==> inputs of run a <==
==> flow/design.v <==
module sync 
( 
    input  logic CLKip, 
    input  logic SIGi,
    output logic SIGo
);
    logic meta_sig;
    always_ff @(posedge CLKip) meta_sig <= SIGi;
    always_ff @(posedge CLKip) SIGo     <= meta_sig;
endmodule
module mem 
    # ( 
    parameter DATA_WIDTH = 32
    ) (
    input  logic                  CLKip,
    input  logic                  RDi,       
    input  logic                  WEi,     
    input  logic [DATA_WIDTH-1:0] DATAi,
    output logic [DATA_WIDTH-1:0] Qo
);
	logic [DATA_WIDTH-1:0] ram;
	always_ff @(posedge CLKip) if (WEi) ram <= DATAi;
	always_ff @(posedge CLKip) if (RDi) Qo <= ram;
endmodule
`timescale 1ns/1ps
module uart_rx 
    # (
    parameter FREQ_CLK  = 100_000_000,  
    parameter DATA_WDTH = 8          
    ) (
    input   wire                    CLKip,  
    input   wire                    RSTi,  
    input   wire                    RXi,  
    input   wire                    BAUD_RATE_RDi,  
    input   wire                    BAUD_RATE_WEi,  
    input   logic [31:0]            BAUD_RATEi,  
    output  logic                   DONEo,  
    output  logic                   READYo,  
    output  logic [DATA_WDTH-1:0]   DATAo  
    );
    int unsigned                    baud_rate;  
    int unsigned                    bit_cntr;  
    int unsigned                    half_bit_cntr;  
    logic                           half_rx_strb;  
    logic                           rx_strb;  
    int unsigned                    clk_count;  
    logic [$clog2(DATA_WDTH+1)-1:0] bit_idx;   
    logic [DATA_WDTH-1:0]           data;  
    logic                           rx;  
    logic                           rst;  
    logic                           done;  
    logic                           ready;  
    logic                           baud_rate_read;  
    logic                           baud_rate_we;  
    int unsigned                    br;  
    sync rx_stab (.CLKip (CLKip), .SIGi (RXi), .SIGo (rx));
    sync rst_stab (.CLKip (CLKip), .SIGi (RSTi), .SIGo (rst));
    sync br_we_stab (.CLKip (CLKip), .SIGi (BAUD_RATE_WEi), .SIGo (baud_rate_we));
    sync br_rd_stab (.CLKip (CLKip), .SIGi (BAUD_RATE_RDi), .SIGo (baud_rate_read));
    mem baud_rate_mem (
        .CLKip  (CLKip),
        .RDi    (baud_rate_read),  
        .WEi    (baud_rate_we),
        .DATAi  (baud_rate), 
        .Qo     (br)
        );
    typedef enum logic [1:0] {       
        IDLE    = 2'h0,
        START   = 2'h1,
        RECEIVE = 2'h2,
        STOP    = 2'h3
    } statetype;
    statetype STATE;
    always_comb begin: calc_bit_value
        baud_rate = BAUD_RATEi;
        bit_cntr = FREQ_CLK / baud_rate;
        half_bit_cntr = bit_cntr >> 1;
    end
always @(posedge CLKip) begin: strobe_logic
    if (rst) begin
        clk_count <= 0;
        half_rx_strb <= 0;
        rx_strb <= 0;
    end else begin
        case (STATE)
            IDLE: begin
                clk_count <= 0;
                half_rx_strb <= 0;
                rx_strb <= 0;
            end
            START: begin
                if (clk_count == half_bit_cntr) begin
                    half_rx_strb <= 1;
                    clk_count <= 0;
                end
                else begin
                    half_rx_strb <= 0;
                    clk_count <= clk_count + 1;
                end                
            end
            RECEIVE: begin
                if (clk_count == bit_cntr) begin
                    rx_strb <= 1;
                    clk_count <= 0;
                end
                else begin
                    rx_strb <= 0;
                    clk_count <= clk_count + 1;
                end                  
            end
            STOP: begin
                if (clk_count == bit_cntr) begin
                    rx_strb <= 1;
                    clk_count <= 0;
                end
                else begin
                    rx_strb <= 0;
                    clk_count <= clk_count + 1;
                end                  
            end  
            default: begin
                clk_count <= 0;
            end
        endcase
    end
end
    always_ff @(posedge CLKip) begin: fsm_uart_rx
        if (rst) begin
            bit_idx     <= 0;
            STATE       <= IDLE;
            done        <= 0;
        end
        else begin
            case (STATE)
                IDLE: begin
                    ready          <= 1;
                    if (rx == 1'b0) STATE <= rx ? IDLE : START;
                end
                START: begin
                    ready          <= 0;
                    done           <= 0;
                    if (half_rx_strb) begin
                        STATE <= rx ? IDLE : RECEIVE;
                    end
                    else begin 
                        STATE <= START;
                    end
                end
                RECEIVE: begin
                    if (rx_strb) begin
                        /*verilator lint_off WIDTHTRUNC*/                        
                        data[bit_idx] <= rx;
                        /*verilator lint_on WIDTHTRUNC*/
                        if (bit_idx < DATA_WDTH-1) begin 
                            bit_idx <= bit_idx + 1;
                        end
                        else begin 
                            bit_idx <= 0;
                            STATE   <= STOP;
                            done    <= 1;
                        end 
                    end
                    else begin
                        STATE <= RECEIVE;
                    end  
                end
                STOP: begin
                    if (rx_strb) STATE <= rx_strb ? IDLE : STOP;
                end
                default: begin
                    STATE <= IDLE;
                end 
            endcase            
        end   
    end 
    always_comb begin: set_out
        DATAo = data;
        READYo = ready;
        DONEo = done;
    end
endmodule
`timescale 1ns/1ps
module fifo #(
    parameter DATA_WIDTH = 8,
    parameter FIFO_DEPTH = 16,
    parameter LOG2_DEPTH = $clog2(FIFO_DEPTH)
) (
    input  logic                     CLKip,
    input  logic                     RSTi,
    input  logic                     WEi,
    input  logic [DATA_WIDTH-1:0]    DATAi,
    input  logic                     RDi,
    output logic [DATA_WIDTH-1:0]    DATAo,
    output logic                     FULLo,
    output logic                     EMPTYo
);
    logic [DATA_WIDTH-1:0] memory [0:FIFO_DEPTH-1];
    logic [LOG2_DEPTH:0]   count;
    logic [LOG2_DEPTH-1:0] wr_ptr;
    logic [LOG2_DEPTH-1:0] rd_ptr;
    logic [1:0] count_state;
    always_ff @(posedge CLKip or posedge RSTi) begin
        if (RSTi) begin
            wr_ptr  <= '0;
            rd_ptr  <= '0;
            count   <= '0;
            count_state <= '0;
        end 
        else begin
            if (WEi && !FULLo) begin: write
                wr_ptr <= (wr_ptr == '1) ? 0 : wr_ptr + 1;
            end
            if (RDi && !EMPTYo) begin: read
                rd_ptr <= (rd_ptr == '1) ? 0 : rd_ptr + 1;
            end
            case ({WEi && !FULLo, RDi && !EMPTYo})
                2'b01:   count <= count - 1;
                2'b10:   count <= count + 1;
                2'b11:   count <= count;
                default: count <= count;
            endcase
        end
    end
    always_ff @(posedge CLKip) begin
        if (!RSTi && WEi && !FULLo) memory[wr_ptr] <= DATAi;
        if (!RSTi && RDi && !EMPTYo) DATAo <= memory[rd_ptr];
    end
    always_comb begin: status
        FULLo  = (count == FIFO_DEPTH);
        EMPTYo = (count == 0);
    end
endmodule
`timescale 1ns/1ps
module uart #(
    parameter CLK_FREQ = 100_000_000,   
    parameter DATA_WIDTH = 8,           
    parameter FIFO_DEPTH = 16           
) (
    input  logic                    CLKip,        
    input  logic                    RSTi,         
    input  logic                    RXi,          
    input  logic [31:0]             BAUD_RATEi,   
    input  logic                    BAUD_RATE_WEi,  
    input  logic                    BAUD_RATE_RDi,  
    output logic                    DONEo,
    output logic [DATA_WIDTH-1:0]   DATAo,  
    output logic                    EMPTYo,   
    output logic                    FULLo     
);
    logic [DATA_WIDTH-1:0] data;
    logic done;
    logic ready;
    logic RDi;
    always_ff @(posedge CLKip) begin
        RDi <= 1;
        DONEo <=done;
    end
    uart_rx #(
        .FREQ_CLK       (CLK_FREQ),
        .DATA_WDTH      (DATA_WIDTH)
    ) uart_rx_inst (
        .CLKip          (CLKip),
        .RSTi           (RSTi),
        .RXi            (RXi),
        .BAUD_RATEi     (BAUD_RATEi),
        .BAUD_RATE_WEi  (BAUD_RATE_WEi),
        .BAUD_RATE_RDi  (BAUD_RATE_RDi),
        .DONEo          (done),
        .READYo         (ready),
        .DATAo          (data)
    );
    fifo #(
        .DATA_WIDTH     (DATA_WIDTH),
        .FIFO_DEPTH     (FIFO_DEPTH)
    ) fifo_inst (
        .CLKip          (CLKip),
        .RSTi           (RSTi),
        .WEi            (done),        
        .DATAi          (data),      
        .RDi            (RDi),          
        .DATAo          (DATAo),      
        .FULLo          (FULLo),      
        .EMPTYo         (EMPTYo)     
    );
endmodule
==> flow/run.sh <==
#!/bin/bash
# the make line also repeats each setting of config.mk as NAME=value (left out here)
make -C /OpenROAD-flow-scripts/flow DESIGN_CONFIG=/design/flow/config.mk WORK_HOME=/design/flow/orfs CLKGATE_MAP_FILE= finish
==> flow/config.mk <==
export PLATFORM = sky130hd
export DESIGN_NAME = uart
export DESIGN_NICKNAME = uart
export VERILOG_FILES = /design/flow/design.v
export SDC_FILE = /design/flow/constraint.sdc
export NUM_CORES = 4
export LEC_CHECK = 0
export ABC_AREA = 1
export CAP_MARGIN = 30
export CELL_PAD_IN_SITES_DETAIL_PLACEMENT = 0
export CELL_PAD_IN_SITES_GLOBAL_PLACEMENT = 0
export CORE_ASPECT_RATIO = 1.45
export CORE_MARGIN = 2
export CORE_UTILIZATION = 72
export CTS_CLUSTER_DIAMETER = 397
export CTS_CLUSTER_SIZE = 59
export GPL_ROUTABILITY_DRIVEN = 0
export GPL_TIMING_DRIVEN = 1
export HOLD_SLACK_MARGIN = -0.09
export PLACE_DENSITY = 0.35
export SETUP_SLACK_MARGIN = 2.45
export SLEW_MARGIN = 40
export TNS_END_PERCENT = 5
==> flow/constraint.sdc <==
create_clock -name core_clock -period 35.0 [get_ports {CLKip}]
set_input_delay 7.0000 -clock core_clock [delete_from_list [all_inputs] [get_ports {CLKip}]]
set_output_delay 7.0000 -clock core_clock [all_outputs]
set_load 0.01 [all_outputs]
==> run b (differences from run a) <==
==> flow/config.mk (replaced) <==
export PLATFORM = sky130hd
export DESIGN_NAME = uart
export DESIGN_NICKNAME = uart
export VERILOG_FILES = /design/flow/design.v
export SDC_FILE = /design/flow/constraint.sdc
export NUM_CORES = 4
export LEC_CHECK = 0
export ABC_AREA = 1
export CAP_MARGIN = 20
export CELL_PAD_IN_SITES_DETAIL_PLACEMENT = 2
export CORE_ASPECT_RATIO = 1.5
export CORE_MARGIN = 7
export CORE_UTILIZATION = 40
export CTS_CLUSTER_DIAMETER = 89
export CTS_CLUSTER_SIZE = 73
export MIN_ROUTING_LAYER = met2
export PLACE_DENSITY_LB_ADDON = 0.28
export SLEW_MARGIN = 5
==> flow/constraint.sdc (replaced) <==
create_clock -name core_clock -period 163.0 [get_ports {CLKip}]
set_input_delay 32.6000 -clock core_clock [delete_from_list [all_inputs] [get_ports {CLKip}]]
set_output_delay 32.6000 -clock core_clock [all_outputs]
set_load 0.01 [all_outputs]
==> run c (differences from run a) <==
==> flow/config.mk (replaced) <==
export PLATFORM = sky130hd
export DESIGN_NAME = uart
export DESIGN_NICKNAME = uart
export VERILOG_FILES = /design/flow/design.v
export SDC_FILE = /design/flow/constraint.sdc
export NUM_CORES = 4
export LEC_CHECK = 0
export ABC_AREA = 1
export CAP_MARGIN = 20
export CELL_PAD_IN_SITES_DETAIL_PLACEMENT = 0
export CELL_PAD_IN_SITES_GLOBAL_PLACEMENT = 0
export CORE_ASPECT_RATIO = 0.94
export CORE_MARGIN = 2
export CORE_UTILIZATION = 65
export CTS_CLUSTER_SIZE = 34
export GPL_TIMING_DRIVEN = 1
export HOLD_SLACK_MARGIN = 0.28
export SETUP_SLACK_MARGIN = -0.56
export SLEW_MARGIN = 40
export TNS_END_PERCENT = 90
==> flow/constraint.sdc (replaced) <==
create_clock -name core_clock -period 64.2 [get_ports {CLKip}]
set_input_delay 12.8400 -clock core_clock [delete_from_list [all_inputs] [get_ports {CLKip}]]
set_output_delay 12.8400 -clock core_clock [all_outputs]
set_load 0.01 [all_outputs]
==> run d (differences from run a) <==
==> flow/config.mk (replaced) <==
export PLATFORM = sky130hd
export DESIGN_NAME = uart
export DESIGN_NICKNAME = uart
export VERILOG_FILES = /design/flow/design.v
export SDC_FILE = /design/flow/constraint.sdc
export NUM_CORES = 4
export LEC_CHECK = 0
export ABC_AREA = 1
export CAP_MARGIN = 20
export CELL_PAD_IN_SITES_DETAIL_PLACEMENT = 0
export CELL_PAD_IN_SITES_GLOBAL_PLACEMENT = 0
export CORE_ASPECT_RATIO = 0.94
export CORE_MARGIN = 2
export CORE_UTILIZATION = 58
export GPL_TIMING_DRIVEN = 1
export SETUP_SLACK_MARGIN = -0.56
export SLEW_MARGIN = 40
export TNS_END_PERCENT = 20
==> flow/constraint.sdc (replaced) <==
create_clock -name core_clock -period 69.5 [get_ports {CLKip}]
set_input_delay 13.9000 -clock core_clock [delete_from_list [all_inputs] [get_ports {CLKip}]]
set_output_delay 13.9000 -clock core_clock [all_outputs]
set_load 0.01 [all_outputs]
==> results <==
- Run b did not get past global routing, error GRT-0116. Run a aborted during detailed placement with DPL-0038. Run c stopped in clock tree synthesis with DPL-0038. Run d finished but fails on negative setup slack.
- Area after synthesis is the same in run b and run d.
- Die size: run b is higher than run c (about 70%).
- In synthesized cell count, run b and run c do not differ.
==> figures <==
|  | run a | run c | run b | run d |
|---|---|---|---|---|
| Core utilization at floorplan | 72.8% | 66.0% | 40.4% | 58.9% |
| Chip footprint | 0.0558 mm^2 | 0.0617 mm^2 | 0.106 mm^2 | 0.0690 mm^2 |
| Weighted congestion at the end of routability-driven global placement | - | 1.01 | 0.971 | 0.956 |
| Placed Instance Area | - | 0.0550 mm^2 | 0.0403 mm^2 | 0.0545 mm^2 |
| Number of buffers on the longest clock path | - | - | 3 | 3 |
| Post-CTS Repair Setup Buffers | - | - | 0 | 119 |
| Status | did not finish | did not finish | did not finish | complete, but fails checks |
| Last stage reached | detailed placement | clock tree synthesis | global routing | - |
| Violated checks | - | - | - | negative setup slack |
| Number of instances in the placed design | - | 8539 | 7173 | 8672 |
| Post-cts sizing count | - | - | 0 | 223 |
| Worst slack at placement | - | -12.44 ns | 35.29 ns | -6.51 ns |
| Cell chosen for the clock root | - | - | sky130_fd_sc_hd__clkbuf_16 | sky130_fd_sc_hd__clkbuf_16 |
| Vertical die size | 284 um | 241 um | 396 um | 255 um |
| Cell row count | 102 | 86 | 139 | 91 |
| Post-detail-place hpwl | - | 129000 um | 222000 um | 105000 um |
| Post-cts hold-fix buffer tally | - | - | 0 | 0 |
| Die X | 197 um | 256 um | 268 um | 271 um |
